Design mult_unsigned, start of the top module:
module mult_unsigned #(
		parameter WIDTHA = 16,
		parameter WIDTHB = 24,
		parameter PIPELINE_DEPTH = 4
)
(
	input clk,rst,
	input [WIDTHA -1 :0] A,
	input [WIDTHB -1 :0] B,
	output [WIDTHA + WIDTHB - 1:0] result
);
clock: 5.15 ns
lec_check: 0
abc_area: 0
cap_margin: 20
cell_pad_in_sites_global_placement: 3
core_aspect_ratio: 0.58
core_margin: 5
core_utilization: 70
cts_cluster_diameter: 96
cts_cluster_size: 66
gpl_timing_driven: 0
hold_slack_margin: 0.15
max_routing_layer: met4
min_routing_layer: met1
place_density_lb_addon: 0.15
setup_slack_margin: 0.09
slew_margin: 5
tns_end_percent: 80
run.sh (not shown) runs the stock make flow with config.mk's settings and CLKGATE_MAP_FILE=.
The starting point aborted during 3_1_place_gp_skip_io, error FLW-0024.
Then changed:
==> flow/config.mk (replaced) <==
export PLATFORM = sky130hd
export DESIGN_NAME = mult_unsigned
export DESIGN_NICKNAME = mult_unsigned
export VERILOG_FILES = /design/flow/design.v
export SDC_FILE = /design/flow/constraint.sdc
export NUM_CORES = 4
export LEC_CHECK = 0
export CAP_MARGIN = 20
export CORE_MARGIN = 2
export CORE_UTILIZATION = 40
export SLEW_MARGIN = 20
==> flow/constraint.sdc (replaced) <==
create_clock -name core_clock -period 6.61 [get_ports {clk}]
set_input_delay 1.3220 -clock core_clock [delete_from_list [all_inputs] [get_ports {clk}]]
set_output_delay 1.3220 -clock core_clock [all_outputs]
set_load 0.01 [all_outputs]
What happened: Now the flow ran to the end with no violations; synthesized cell count stays the same; die size is higher by 60%; synthesized area stays the same.
Then changed:
--- a/flow/config.mk
+++ b/flow/config.mk
@@ -10 +10,2 @@
-export CORE_UTILIZATION = 40
+export CORE_UTILIZATION = 72
+export MAX_ROUTING_LAYER = met4
==> flow/constraint.sdc (replaced) <==
create_clock -name core_clock -period 7.4 [get_ports {clk}]
set_input_delay 1.4800 -clock core_clock [delete_from_list [all_inputs] [get_ports {clk}]]
set_output_delay 1.4800 -clock core_clock [all_outputs]
set_load 0.01 [all_outputs]
The new run completed without violations.
Setup slack gets better by 0.47 ns.
Cell area decreases by 2.6%.
Clock-buffer cell count decreases by 2.
Cell count went down by 12%.
Sequential share of layout area rises by 0.64 points.
Fmax shrinks by 4.8%.
Die area drops by 44%.

---

mult_unsigned again, from the RTL that the note above started with.
clock: 11.8 ns
lec_check: 0
abc_area: 0
cap_margin: 20
cell_pad_in_sites_global_placement: 0
core_aspect_ratio: 0.66
core_margin: 5
core_utilization: 63
cts_cluster_diameter: 374
cts_cluster_size: 96
hold_slack_margin: 0.15
max_routing_layer: met4
min_routing_layer: met1
place_density: 0.67
setup_slack_margin: 0.09
slew_margin: 10
tns_end_percent: 80
Then changed:
==> flow/config.mk (replaced) <==
export PLATFORM = sky130hd
export DESIGN_NAME = mult_unsigned
export DESIGN_NICKNAME = mult_unsigned
export VERILOG_FILES = /design/flow/design.v
export SDC_FILE = /design/flow/constraint.sdc
export NUM_CORES = 4
export LEC_CHECK = 0
export CAP_MARGIN = 20
export CELL_PAD_IN_SITES_GLOBAL_PLACEMENT = 0
export CORE_MARGIN = 4
export CORE_UTILIZATION = 42
export CTS_CLUSTER_DIAMETER = 160
export CTS_CLUSTER_SIZE = 100
export HOLD_SLACK_MARGIN = 0.21
export MIN_ROUTING_LAYER = met1
export PLACE_DENSITY = 0.81
export SETUP_SLACK_MARGIN = 3.15
export SLEW_MARGIN = 10
export TNS_END_PERCENT = 20
Result: Clock skew barely changes. Area after synthesis does not change. Worst setup slack gains 61 ps. Register-to-register slack gains 60 ps. Wire length rises slightly.
Then changed:
==> flow/config.mk (replaced) <==
export PLATFORM = sky130hd
export DESIGN_NAME = mult_unsigned
export DESIGN_NICKNAME = mult_unsigned
export VERILOG_FILES = /design/flow/design.v
export SDC_FILE = /design/flow/constraint.sdc
export NUM_CORES = 4
export LEC_CHECK = 0
export CAP_MARGIN = 20
export CORE_MARGIN = 2
export CORE_UTILIZATION = 40
export SLEW_MARGIN = 20
==> flow/constraint.sdc (replaced) <==
create_clock -name core_clock -period 8.0 [get_ports {clk}]
set_input_delay 1.6000 -clock core_clock [delete_from_list [all_inputs] [get_ports {clk}]]
set_output_delay 1.6000 -clock core_clock [all_outputs]
set_load 0.01 [all_outputs]
- critical path depth is unchanged
- core utilization came out lower by 2.1 points
- register-to-register slack is worse by 3800 ps
- wire length increases by 1.0%
- final cell count went up by 2.4%
- design area went up by 0.44%
- hold slack gets worse by 4.4 ps
Then changed:
--- a/flow/config.mk
+++ b/flow/config.mk
@@ -8,0 +9,2 @@
+export CELL_PAD_IN_SITES_GLOBAL_PLACEMENT = 3
+export CORE_ASPECT_RATIO = 1.05
@@ -10,0 +13,3 @@
+export MAX_ROUTING_LAYER = met4
+export MIN_ROUTING_LAYER = met2
+export PLACE_DENSITY_LB_ADDON = 0.13
Outcome: The changed run completed with no timing, DRC or antenna violations. Non-clock buffer count climbs by 2. Via count goes up by a quarter to a third. Maximum frequency is lower by a few percent. Core utilization is about the same. Design area stays the same. Routed wire length came out higher by about a fifth.

---

v22:
mult_unsigned again, from the RTL that the note above started with.
Settings: LEC_CHECK=0, CAP_MARGIN=20, CELL_PAD_IN_SITES_GLOBAL_PLACEMENT=1, CORE_ASPECT_RATIO=1.05, CORE_MARGIN=2, CORE_UTILIZATION=44, CTS_CLUSTER_DIAMETER=314, CTS_CLUSTER_SIZE=36, GPL_TIMING_DRIVEN=1, HOLD_SLACK_MARGIN=0.2, MAX_ROUTING_LAYER=met4, MIN_ROUTING_LAYER=met1, SLEW_MARGIN=15; clock period 11.2 ns.
v22 completed end to end with timing, DRC and antenna clean.
#### Input delta (v23 over v22)
- CTS_CLUSTER_SIZE no longer set, was 36
- CTS_CLUSTER_DIAMETER no longer set, was 314
- CORE_ASPECT_RATIO no longer set, was 1.05
- ABC_AREA now 1, previously not set
- CELL_PAD_IN_SITES_GLOBAL_PLACEMENT no longer set, was 1
- MIN_ROUTING_LAYER no longer set, was met1
- GPL_TIMING_DRIVEN no longer set, was 1
- HOLD_SLACK_MARGIN no longer set, was 0.2
- MAX_ROUTING_LAYER no longer set, was met4
- SLEW_MARGIN now 20, was 15
- CORE_UTILIZATION now 72, was 44
- PLACE_DENSITY now 0.78, previously not set
- the clock period (ns, I/O delays scaled along) now 5.44, was 11.2
Findings:
From the logs: v23 reached the end of the flow and failed the layout checks with negative setup slack.
Per the comparison of v23 with v22, final area went up by 2700 um^2, violation count after the first detailed-routing iteration higher, vias after detailed routing saw an increase.
Here is what was changed in the inputs of v26 compared with v23.
- setting PLACE_DENSITY_LB_ADDON to 0.28 for the first time
- removing PLACE_DENSITY (formerly 0.78)
- setting CTS_CLUSTER_SIZE to 39 for the first time
- changing the clock period (ns, I/O delays scaled along) from 5.44 to 4.85
==> comparison <==
v26 -> v23: gate count after technology mapping delta 0, exact match. The compound-gate portion of the synthesized area of v26 and that of v23 are within noise of each other. Changes observed in v26 relative to v23: worst setup slack before clock tree synthesis decreased by 0.49 ns relative to the old numbers; net count after synthesis was more or less identical; area figure in the yosys stat output saw little to no change; buffer count from post-CTS setup fixing saw an increase. v26 vs v23 on number of placed instances with taps included: v26 is the higher one. Taking v23 as 1.0, v26 lands at 7.3 on total of cells resized after clock tree synthesis. Taking v26 as 1.0, v23 lands at 0.911 on HPWL reported at the end of detailed placement. The flow ended early for v26: it failed with a tool error in global routing. Compared with v23, standard cell area after detailed placement in v26 increased by a few percent.
#### Input delta (v44 over v26)
- clearing PLACE_DENSITY_LB_ADDON, which used to be 0.28
- putting TNS_END_PERCENT at 100 where nothing was set
- clearing CTS_CLUSTER_SIZE, which used to be 39
- swapping 4.85 for 5.59 in the clock period (ns, I/O delays scaled along)
- Of v26 and v44, just one finished clean: v44.
- v26 -> v44: area fraction in full adders, half adders and majority gates delta 0, exact match
- The number of buffers added for setup after CTS reported for v44 is smaller than that of v26 by 45.
- Instance area at placement (v44 vs. v26) decreases by a few percent
- Comparing v26 against v44, there is no change at all in number of buffers added by the clock tree synthesis step.
- In terms of initial core utilization, v44 and v26 differ only marginally.
- Die width: v44 vs v26 identical
- The number of cells upsized or downsized after cts of v44 falls short of that of v26 by 191.
- v44 vs v26 — global placement routability congestion dropped about 3.4%.
- Comparing v44 against v26, there is no change at all in area of the core region.
- Half-perimeter wire length after detailed placement sits lower in v44 than in v26.
- NOTE number of cells after detailed placement v26->v44 decreased by a few percent
--- input diff v44..v55 ---
- putting SETUP_SLACK_MARGIN at -0.46 where nothing was set
- putting PLACE_DENSITY at 0.78 where nothing was set
- clearing TNS_END_PERCENT, which used to be 100
- swapping 5.59 for 4.73 in the clock period (ns, I/O delays scaled along)
### Flow results
v55 failed in global routing with GRT-0232.
Number of buffers inserted to repair setup after CTS was higher in the run labelled v55.
Diff v44..v55 | total die area | unchanged
Total of hold buffers inserted after clock tree synthesis: v55 vs v44 — no meaningful difference
Number of placed instances with taps included, v44 and v55: lower on v44
Re core box area: no difference whatsoever between v44 and v55.

---

## run 1
The RTL this note starts from:
==> flow/design.v <==
module mult_unsigned #(
		parameter WIDTHA = 16,
		parameter WIDTHB = 24,
		parameter PIPELINE_DEPTH = 4
)
(
	input clk,rst,
	input [WIDTHA -1 :0] A,
	input [WIDTHB -1 :0] B,
	output [WIDTHA + WIDTHB - 1:0] result
);
reg [WIDTHA -1 :0] rA;
reg [WIDTHB -1 :0] rB;
reg [WIDTHA + WIDTHB - 1:0] M [PIPELINE_DEPTH-1:0];
integer i;
always @(posedge clk or posedge rst)
begin
	if (rst) begin
		rA <= 0;
		rB <= 0;
		for (i=0; i<PIPELINE_DEPTH; i=i+1)
		  M[i] <=0;
		end
	else
	begin
		rA <= A;
		rB <= B;
		M[0] <= rA * rB;
		for (i=0; i<PIPELINE_DEPTH-1; i=i+1)
			M[i+1] <= M[i];
	end
end
assign result = M[PIPELINE_DEPTH-1];
endmodule
Settings: LEC_CHECK=0, ABC_AREA=1, CAP_MARGIN=20, CORE_MARGIN=2, CORE_UTILIZATION=65, CTS_CLUSTER_DIAMETER=400, SLEW_MARGIN=20; clock period 4.42 ns.
Run 1 completed end to end; final checks failed (negative setup slack).
The following lists how run 2 was set up differently from run 1:
Settings: CORE_UTILIZATION changed from 65 to 24; ABC_AREA removed (was 1); CTS_CLUSTER_DIAMETER removed (was 400); the clock period (ns, I/O delays scaled along) changed from 4.42 to 6.61.
## What came out
- Run 2 was carried through to the last stage, and its layout satisfied the timing, design-rule and antenna checks.
- Compared with run 1, in run 2 area enclosed by the die boundary up 150%, worst-skew pair later-pin latency flat, number of distinct library cells after synthesis up 32.
- A highest routed metal layer of met5 is what run 1 shows, while met4 belongs to run 2.
- Area fraction in compound gates after synthesis in run 2 is 2.8 points above run 1.
- On final worst setup slack, run 2 does better than run 1.
- Going from run 1 to run 2, final cell count shrinks by 23.
- The tapcell count in run 2 is 2.5 times that in run 1.
- Of run 1 and run 2, the higher synthesized chip area reported by yosys belongs to run 1.
Input-level comparison between run 3 and run 2:
Settings: swapping 24 for 64 in CORE_UTILIZATION; swapping 6.61 for 4.33 in the clock period (ns, I/O delays scaled along).
### Flow results
Run 2: done, clean on timing, DRC and antenna
STATUS run=run 3 STAGES=ALL_DONE FINAL_CHECKS=FAILED CAUSE=negative setup slack
Design area on run 3 is behind run 2.
Compared with run 2, run 3 shows overall die area that has gone down by more than half.
M[0][39] as the endpoint of the most critical setup path was reported by run 2, and M[0][33] by run 3.
Per the comparison of run 3 with run 2, global routing met1 resource utilization went up, worst hold slack went up, footprint of the multi-input gates went up.
Delta (run 3 minus run 2): sequential fraction of total cell area went down, count of clock-buffer cells in the layout up 1.
[inputs] run 4 vs run 3
Settings: swapping 64 for 65 in CORE_UTILIZATION; swapping 4.33 for 5.44 in the clock period (ns, I/O delays scaled along).
==> comparison <==
Of run 4 and run 3, none finishes clean. Although it ran to completion, run 4 produced a layout that fails the final checks because of negative setup slack. Against run 3, run 4 reports a via count that is lower. First-iteration DRC count in run 4 is 76 above run 3. The count of fill cells added during filler insertion of run 3 and that of run 4 are within noise of each other.
Modified inputs, run 5 compared to run 4
Settings: HOLD_SLACK_MARGIN now 0.11, previously not set; CAP_MARGIN now 35, was 20; CORE_UTILIZATION now 40, was 65; the clock period (ns, I/O delays scaled along) now 8.0, was 5.44.
==> results <==
Run 5 finished end to end and its layout was clean on timing, DRC and antenna.
Cell count was higher in the run labelled run 5.
Worst setup path endpoint = M[0][39]: run 5; worst setup path endpoint = M[0][33]: run 4
Looking at critical path depth, run 5 sits below run 4.
Run 5 vs. run 4: largest stage delay on the critical path has increased; worst hold margin has remained practically unchanged.
Comparing run 4 and run 5, the lower starting density of the core was measured on run 5.
Die area | run 5 > run 4

---

RTL: the design.v shown in full above, as it stands there.
make LEC_CHECK=0 ABC_AREA=1 CAP_MARGIN=35 CORE_ASPECT_RATIO=0.56 CORE_MARGIN=2 CORE_UTILIZATION=58 CTS_CLUSTER_SIZE=93 HOLD_SLACK_MARGIN=0.11 SLEW_MARGIN=30 TNS_END_PERCENT=20 finish   # period 7.19 ns
Rerun with:
- ABC_AREA: 1 -> default
- CAP_MARGIN: 35 -> 20
- CORE_ASPECT_RATIO: 0.56 -> default
- CORE_UTILIZATION: 58 -> 64
- CTS_CLUSTER_SIZE: 93 -> default
- HOLD_SLACK_MARGIN: 0.11 -> default
- SLEW_MARGIN: 30 -> 20
- TNS_END_PERCENT: 20 -> default
- clock period: 7.19 -> 5.33 ns (I/O delays scaled with it)
Outcome:
- With this change the flow produced a layout that fails on negative setup slack
- worst setup slack got worse by 1600 ps
- critical path depth grows by 1
- fmax grows by 3.9%
- global-route usage rose by 1.6 points
- via count shrinks by 5.2%
- count of clock-buffer cells in the layout climbs by 1
Rerun with:
- ABC_AREA: default -> 1
- CORE_UTILIZATION: 64 -> 72
- CTS_CLUSTER_DIAMETER: default -> 39
- PLACE_DENSITY_LB_ADDON: default -> 0.28
- SETUP_SLACK_MARGIN: default -> 1.59
What happened: The changed run finished but fails on negative setup slack; worst setup slack gets worse by 830 ps; register-to-register slack got worse by 830 ps; global-route usage is higher by 13 points; routed wire length rises by 84%; sequential share of layout area decreases by 1.4 points; synthesized cell count came out higher by about 26%.
Rerun with:
- CTS_CLUSTER_DIAMETER: 39 -> 400
- CTS_CLUSTER_SIZE: default -> 100
- PLACE_DENSITY_LB_ADDON: 0.28 -> default
- SETUP_SLACK_MARGIN: 1.59 -> default
- clock period: 5.33 -> 4.42 ns (I/O delays scaled with it)
Outcome: With this change the flow failed in global routing, error ODB-0269. Synthesized cell count is unchanged. Die size stays the same. Area after synthesis is unchanged.

---

Setup of run A:
// mult_unsigned: RTL as listed in full above, without the edits since
clock: 11.8 ns
lec_check: 0
abc_area: 1
cap_margin: 10
cell_pad_in_sites_global_placement: 0
core_margin: 10
core_utilization: 56
cts_cluster_diameter: 160
cts_cluster_size: 100
hold_slack_margin: 0.21
min_routing_layer: met1
place_density: 0.81
setup_slack_margin: 0.09
slew_margin: 10
tns_end_percent: 20
diff inputs: run A => run B
- CTS_CLUSTER_SIZE changed from 100 to 49
- CTS_CLUSTER_DIAMETER removed (was 160)
- TNS_END_PERCENT changed from 20 to 50
- PLACE_DENSITY changed from 0.81 to 0.67
- ABC_AREA removed (was 1)
- SETUP_SLACK_MARGIN removed (was 0.09)
- CAP_MARGIN changed from 10 to 20
- CORE_UTILIZATION changed from 56 to 72
- the clock period (ns, I/O delays scaled along) changed from 11.8 to 5.55
- Run B finished every stage; the final checks, however, were not passed, the failures being setup timing.
- Run A → run B: worst reg-to-reg path cell count moved down, fraction of synthesized cell area in xor and xnor cells went up by 0.75 points, worst setup slack fell by 6.26 ns, fmax has remained practically unchanged.
- Run A has lower length of routed met3 wiring than run B.
- In the reports for run B and run A, the smaller total cell area reported by yosys after synthesis belongs to run B.
- Relative to run A, run B degrades setup slack at placement.
Changes in run C relative to run B:
- SETUP_SLACK_MARGIN newly set to 0.09
- CORE_UTILIZATION changed from 72 to 59
- TNS_END_PERCENT changed from 50 to 20
- PLACE_DENSITY changed from 0.67 to 0.81
- CTS_CLUSTER_SIZE changed from 49 to 100
- CTS_CLUSTER_DIAMETER newly set to 160
- the clock period (ns, I/O delays scaled along) changed from 5.55 to 11.8
### Flow results
End point of the critical path = M[0][36]: run B; end point of the critical path = M[0][39]: run C. [compare] base=run B new=run C: worst hold slack now larger, number of placement rows now larger, largest stage delay on the critical path now larger, wire length now smaller. Run C: no failed stages, no open violations at the end. Of the two values seen for launch point of the critical path, rA[1] was produced by run C and rB[14] by run B. Maximum frequency: run C and run B compared, higher one is run B. As of run C, length of routed wiring on met1 had fallen by more than 10% compared to run B.
#### Input delta (run D over run C)
- a change of CORE_UTILIZATION from 59 to 72
- a deleted CTS_CLUSTER_DIAMETER that had been 160
- a change of TNS_END_PERCENT from 20 to 50
- a change of PLACE_DENSITY from 0.81 to 0.67
- a change of CTS_CLUSTER_SIZE from 100 to 96
- a change of CORE_MARGIN from 10 to 2
- an added ABC_AREA of 1
- a change of the clock period (ns, I/O delays scaled along) from 11.8 to 5.79
Findings:
- Run D ended up with more standard cells than run C.
- On setup slack, run D does worse than run C.
- Run D vs run C, cell total in the yosys stat output went up by 432.
- In the metrics for run C and run D, the one carrying the lower count of multi-input gates is run C.
- [compare] base=run C new=run D: proportion of cell area occupied by multi-input gates went down, period utilization up 41 points.
- Taking run C as the reference, in run D non-clock buffer count moved up, area of all placed cells without fillers increased 0.0016 sq mm, clock network contribution to total cell area decreased 0.26 points.
